## alu_unit
module alu_unit (
    input  wire        clk,
    input  wire        rst,
    input  wire        in_valid,
    output wire        in_ready,
    input  wire [ 4:0] in_op,
    input  wire [31:0] in_a,
    input  wire [31:0] in_b,
    output reg         out_valid,
    output reg  [31:0] out_result,
    output reg         out_exc
);
For scale: about 7,400 cells after synthesis, about 110 I/O pins, about 55,000 µm² of cells after synthesis.
make LEC_CHECK=0 CAP_MARGIN=20 CORE_MARGIN=2 CORE_UTILIZATION=52 CTS_CLUSTER_DIAMETER=363 CTS_CLUSTER_SIZE=99 PLACE_DENSITY=0.6 SLEW_MARGIN=20 finish   # period 54.7 ns
run.sh (not shown) runs the stock make flow with config.mk's settings and CLKGATE_MAP_FILE=.
The starting point ran to the end with violations: negative setup slack.
Rerun with:
CORE_UTILIZATION = 40   (was 52)
CTS_CLUSTER_DIAMETER = default   (was 363)
CTS_CLUSTER_SIZE = default   (was 99)
MAX_ROUTING_LAYER = met4   (was default)
MIN_ROUTING_LAYER = met2   (was default)
PLACE_DENSITY = default   (was 0.6)
clock period = 64.0 ns   (was 54.7 ns; I/O delays follow)
What happened: With this change the flow ended with an error in 5_1_grt (GRT-0116); area after synthesis is unchanged; synthesized cell count stays the same; die area rose by a quarter to a third.
Rerun with:
CELL_PAD_IN_SITES_DETAIL_PLACEMENT = 0   (was default)
CORE_ASPECT_RATIO = 0.69   (was default)
CORE_MARGIN = 8   (was 2)
CORE_UTILIZATION = 27   (was 40)
CTS_CLUSTER_DIAMETER = 102   (was default)
GPL_ROUTABILITY_DRIVEN = 1   (was default)
HOLD_SLACK_MARGIN = 0.16   (was default)
SETUP_SLACK_MARGIN = 5.0   (was default)
SLEW_MARGIN = 35   (was 20)
TNS_END_PERCENT = 50   (was default)
After rerunning: The changed run aborted during 5_1_grt; die area is higher by 56%; synthesized area is unchanged; synthesized cell count is unchanged.
Rerun with:
ABC_AREA = 1   (was default)
CELL_PAD_IN_SITES_DETAIL_PLACEMENT = default   (was 0)
CORE_ASPECT_RATIO = default   (was 0.69)
CORE_MARGIN = 2   (was 8)
CORE_UTILIZATION = 66   (was 27)
CTS_CLUSTER_DIAMETER = 206   (was 102)
GPL_ROUTABILITY_DRIVEN = default   (was 1)
HOLD_SLACK_MARGIN = 0.29   (was 0.16)
MAX_ROUTING_LAYER = default   (was met4)
MIN_ROUTING_LAYER = default   (was met2)
PLACE_DENSITY = 0.6   (was default)
SETUP_SLACK_MARGIN = default   (was 5.0)
SLEW_MARGIN = 20   (was 35)
TNS_END_PERCENT = default   (was 50)
=> The changed run finished but fails on negative setup slack. Die size decreases by 60%. Area after synthesis increases by 2.3%. Synthesized cell count increases by 16%.


== north ==
alu_unit again, from the RTL that the note above started with.
==> flow/design.v (excerpt) <==
module alu_unit (
    input  wire        clk,
    input  wire        rst,
    input  wire        in_valid,
    output wire        in_ready,
    input  wire [ 4:0] in_op,
    input  wire [31:0] in_a,
    input  wire [31:0] in_b,
    output reg         out_valid,
    output reg  [31:0] out_result,
    output reg         out_exc
);
clock: 48.1 ns
lec_check: 0
cap_margin: 20
core_margin: 2
core_utilization: 70
cts_cluster_diameter: 134
max_routing_layer: met4
place_density: 0.6
slew_margin: 20
north got as far as 4_1_cts, where a tool error ended the run.
Inputs modified between north and south:
- MAX_ROUTING_LAYER no longer set, was met4
- CORE_UTILIZATION now 66, was 70
- ABC_AREA now 1, previously not set
- CTS_CLUSTER_DIAMETER now 206, was 134
- CTS_CLUSTER_SIZE now 64, previously not set
- HOLD_SLACK_MARGIN now 0.29, previously not set
- the clock period (ns, I/O delays scaled along) now 55.4, was 48.1
Results
south: it failed with a tool error in 5_1_grt, so there are no final results.
north: it failed with a tool error in 4_1_cts, so there are no final results.
In the tables for south and north, multiplexer area fraction after synthesis reads higher with north.
From north to south the numbers moved as follows: count of unique library cells instantiated by Yosys shows a reduction of 11, worst slack at placement shows an increase of 7.37 ns.
[inputs] east vs south
- swapping 206 for 333 in CTS_CLUSTER_DIAMETER
- swapping 66 for 46 in CORE_UTILIZATION
- clearing PLACE_DENSITY, which used to be 0.6
- clearing HOLD_SLACK_MARGIN, which used to be 0.29
- swapping 64 for 100 in CTS_CLUSTER_SIZE
- clearing ABC_AREA, which used to be 1
- swapping 20 for 5 in SLEW_MARGIN
- swapping 55.4 for 64.0 in the clock period (ns, I/O delays scaled along)
Results
east | status: complete | timing, DRC, antenna: pass. Comparing synthesized area for south and east, the smaller number came from east. south has higher chip area from the yosys synthesis statistics than east. Between east and south, it is east whose area fraction in mux cells is higher, by 3.3 points. On number of gates given a new drive strength after cts: between south and east, it ends up higher for south.


## try-sierra
alu_unit again, from the RTL that the note above started with.
Settings: LEC_CHECK=0, ABC_AREA=1, CAP_MARGIN=40, CELL_PAD_IN_SITES_DETAIL_PLACEMENT=2, CORE_MARGIN=8, CORE_UTILIZATION=69, CTS_CLUSTER_SIZE=42, GPL_ROUTABILITY_DRIVEN=0, MAX_ROUTING_LAYER=met4, MIN_ROUTING_LAYER=met2, PLACE_DENSITY=0.6, SLEW_MARGIN=30; clock period 64.0 ns.
In the summary table, try-sierra is marked failed, with error DPL-0033 raised in 3_5_place_dp.
Setup changes, try-sierra to try-harbor
# try-sierra
export LEC_CHECK = 0
export ABC_AREA = 1
export CAP_MARGIN = 40
export CELL_PAD_IN_SITES_DETAIL_PLACEMENT = 2
export CORE_MARGIN = 8
export CORE_UTILIZATION = 69
export CTS_CLUSTER_SIZE = 42
export GPL_ROUTABILITY_DRIVEN = 0
export MAX_ROUTING_LAYER = met4
export MIN_ROUTING_LAYER = met2
export PLACE_DENSITY = 0.6
export SLEW_MARGIN = 30
create_clock -name core_clock -period 64.0 [get_ports {clk}]
# try-harbor
export LEC_CHECK = 0
export CAP_MARGIN = 20
export CORE_MARGIN = 2
export CORE_UTILIZATION = 40
export PLACE_DENSITY = 0.6
export SLEW_MARGIN = 20
create_clock -name core_clock -period 63.2 [get_ports {clk}]
Notes after the runs:
The flow did not stop early for try-harbor: all stages ran, and the layout cleared the timing, design-rule and antenna checks. Cell area after synthesis (higher): try-sierra. Across both runs, adder and majority cell fraction of the synthesized area was higher for try-harbor than for try-sierra. try-harbor ended up with a lower instance count of the mapped netlist than try-sierra did. Between try-harbor and try-sierra, it is try-harbor whose number of nets in the synthesized netlist is lower, by about 12%. Side by side, chip area in the Yosys report turned out lower in try-harbor than in try-sierra.
The inputs of try-cedar differ from those of try-harbor as listed below.
# try-harbor
export LEC_CHECK = 0
export CAP_MARGIN = 20
export CORE_MARGIN = 2
export CORE_UTILIZATION = 40
export PLACE_DENSITY = 0.6
export SLEW_MARGIN = 20
create_clock -name core_clock -period 63.2 [get_ports {clk}]
# try-cedar
export LEC_CHECK = 0
export ABC_AREA = 1
export CAP_MARGIN = 20
export CORE_MARGIN = 2
export CORE_UTILIZATION = 72
export CTS_CLUSTER_DIAMETER = 167
export CTS_CLUSTER_SIZE = 96
export PLACE_DENSITY = 0.38
export SLEW_MARGIN = 20
export TNS_END_PERCENT = 10
create_clock -name core_clock -period 32.1 [get_ports {clk}]
### Flow results
Max arithmetic-cell share of the synthesized area counting full adders, half adders and majority gates across try-harbor and try-cedar: try-harbor
Delta (try-cedar minus try-harbor): sequential share of the synthesized area now sits at about the same level, area after synthesis now sits higher.
Yosys-reported design area after synthesis: try-harbor and try-cedar compared, higher one is try-cedar
Synthesized-area fraction occupied by xor and xnor cells came out lower on try-cedar than on try-harbor.
try-cedar | ERROR | 4_1_cts
Across both runs, net count after synthesis was higher for try-cedar than for try-harbor.
Diff try-harbor -> try-cedar: number of instances in the placed design increased about 3.5%, total placed instance area rose 250 um^2, average size of a mapped cell went down 11%.
Here is what was changed in the inputs of try-quartz compared with try-cedar.
# try-cedar
export LEC_CHECK = 0
export ABC_AREA = 1
export CAP_MARGIN = 20
export CORE_MARGIN = 2
export CORE_UTILIZATION = 72
export CTS_CLUSTER_DIAMETER = 167
export CTS_CLUSTER_SIZE = 96
export PLACE_DENSITY = 0.38
export SLEW_MARGIN = 20
export TNS_END_PERCENT = 10
create_clock -name core_clock -period 32.1 [get_ports {clk}]
# try-quartz
export LEC_CHECK = 0
export ABC_AREA = 1
export CAP_MARGIN = 20
export CORE_MARGIN = 2
export CORE_UTILIZATION = 72
export CTS_CLUSTER_DIAMETER = 255
export CTS_CLUSTER_SIZE = 74
export PLACE_DENSITY = 0.95
export SETUP_SLACK_MARGIN = 3.52
export SLEW_MARGIN = 20
create_clock -name core_clock -period 31.9 [get_ports {clk}]
## What came out
- Comparing try-cedar against try-quartz, there is no change at all in number of storage elements in the synthesis netlist.
- Per the comparison of try-quartz with try-cedar, horizontal extent of the die has remained practically unchanged; yosys cell count has remained practically unchanged; die size has remained practically unchanged.
- Status(try-quartz) = ERROR, stage = 3_5_place_dp
- Summary of try-quartz over try-cedar: synthesized cell count about even, sequential element share of the synthesized area about even, post-synthesis cell area about even, number of enable flip-flop cells about even, weighted congestion reported at the end of routability-driven placement rose about 3.2%.
